run 1:
Design milestone1, start of the top module:
module milestone1 (
	input logic CLOCK_50_I,                    
	input logic resetn,
	input  logic            M1_en,
	output  logic            M1_end,
	output logic   [17:0]   SRAM_address,
	input  logic   [15:0]   SRAM_read_data,
	output logic   [15:0]   SRAM_write_data,
	output logic            SRAM_we_n
);
Size: ~9300 cells after synthesis, ~55 I/O pins, about 67000 sq um of cells after synthesis.
clock: 5.43 ns
lec_check: 0
abc_area: 1
cap_margin: 15
core_margin: 2
core_utilization: 72
cts_cluster_diameter: 400
cts_cluster_size: 14
slew_margin: 20
run.sh (not shown) runs the stock make flow with config.mk's settings and CLKGATE_MAP_FILE=.
What ended run 1 was a tool error in global routing (5_1_grt); the run never finished.
diff inputs: run 1 => run 2
diff --git a/flow/config.mk b/flow/config.mk
--- a/flow/config.mk
+++ b/flow/config.mk
@@ -7,8 +7,6 @@
 export LEC_CHECK = 0
-export ABC_AREA = 1
 export CAP_MARGIN = 15
 export CORE_MARGIN = 2
-export CORE_UTILIZATION = 72
-export CTS_CLUSTER_DIAMETER = 400
-export CTS_CLUSTER_SIZE = 14
+export CORE_UTILIZATION = 65
 export SLEW_MARGIN = 20
+export TNS_END_PERCENT = 10
==> flow/constraint.sdc <==
create_clock -name core_clock -period 8.48 [get_ports {CLOCK_50_I}]
set_input_delay 1.6960 -clock core_clock [delete_from_list [all_inputs] [get_ports {CLOCK_50_I}]]
set_output_delay 1.6960 -clock core_clock [all_outputs]
set_load 0.01 [all_outputs]
Run 2 completed end to end; final checks failed (setup timing). Status(run 1) = ERROR, stage = global routing (5_1_grt). Changes observed in run 2 relative to run 1: count of different cell masters after synthesis saw an increase; placeable core region saw an increase; area after synthesis saw a decrease; count of H-tree levels built during CTS saw an increase. When run 2 is measured against run 1, its final HPWL from detailed placement turns out 48000 um lower. From run 1 to run 2 the numbers moved as follows: number of placement rows picked up an extra about 1.8%, die area higher, synthesized area per cell climbed about 20%. Total cell area reported by yosys after synthesis: run 2 < run 1. When the final numbers for run 2 and run 1 were put side by side, the number of buffers added by the clock tree synthesis step turned out to be smaller in run 1.
## Diff of input files: run 3 against run 2
diff --git a/flow/config.mk b/flow/config.mk
--- a/flow/config.mk
+++ b/flow/config.mk
@@ -10,3 +10,3 @@
 export CORE_UTILIZATION = 65
+export MAX_ROUTING_LAYER = met4
 export SLEW_MARGIN = 20
-export TNS_END_PERCENT = 10
==> flow/constraint.sdc <==
create_clock -name core_clock -period 8.44 [get_ports {CLOCK_50_I}]
set_input_delay 1.6880 -clock core_clock [delete_from_list [all_inputs] [get_ports {CLOCK_50_I}]]
set_output_delay 1.6880 -clock core_clock [all_outputs]
set_load 0.01 [all_outputs]
The flow ended early for run 3: it failed with a tool error in global routing (5_1_grt). Re routability congestion estimate from global placement: run 3 is 1.2% up on run 2. Taking run 2 as the reference, in run 3 cell area after synthesis closely matched the old numbers, post-CTS setup buffer count increased by 58% relative to the old numbers, count of input and output buffers closely matched the old numbers. Re maximum buffer depth of the clock tree: no difference whatsoever between run 2 and run 3. Compared with run 2, run 3 shows a number of buffers inserted during clock tree synthesis that is about 1.4% higher. Diff run 2..run 3 | post-synthesis share of cell area spent on full adders, half adders and majority gates | negligible. Going from run 2 to run 3, the sum of net half-perimeters after detailed placement was found to have gone up by 3.5%. Run 3 vs run 2 on worst-case setup slack after placement: run 3 is the lower one.
Input-level comparison between run 4 and run 3:
diff --git a/flow/config.mk b/flow/config.mk
--- a/flow/config.mk
+++ b/flow/config.mk
@@ -7,6 +7,5 @@
 export LEC_CHECK = 0
-export CAP_MARGIN = 15
+export CAP_MARGIN = 20
 export CORE_MARGIN = 2
-export CORE_UTILIZATION = 65
-export MAX_ROUTING_LAYER = met4
+export CORE_UTILIZATION = 40
 export SLEW_MARGIN = 20
==> flow/constraint.sdc <==
create_clock -name core_clock -period 13.0 [get_ports {CLOCK_50_I}]
set_input_delay 2.6000 -clock core_clock [delete_from_list [all_inputs] [get_ports {CLOCK_50_I}]]
set_output_delay 2.6000 -clock core_clock [all_outputs]
set_load 0.01 [all_outputs]
--- outcome ---
Run 4 | stages: all done | timing, DRC, antenna: all pass. Run 4 vs run 3 — horizontal die dimension rose 85 um. Going from run 3 to run 4, count of instances resized after the clock tree is built lower, post-CTS setup repair buffer count lower. In the flow results for run 4 and run 3, the placeable core area is smaller on run 3. Placed cell count: run 4 vs run 3 down about 5.3%. Diff run 4 and run 3: placed wire-length estimate lower in run 4. For the placement-stage cell area, run 4 came in 10000 sq um lower than run 3 did. As of run 4, die area had risen by more than half compared to run 3.
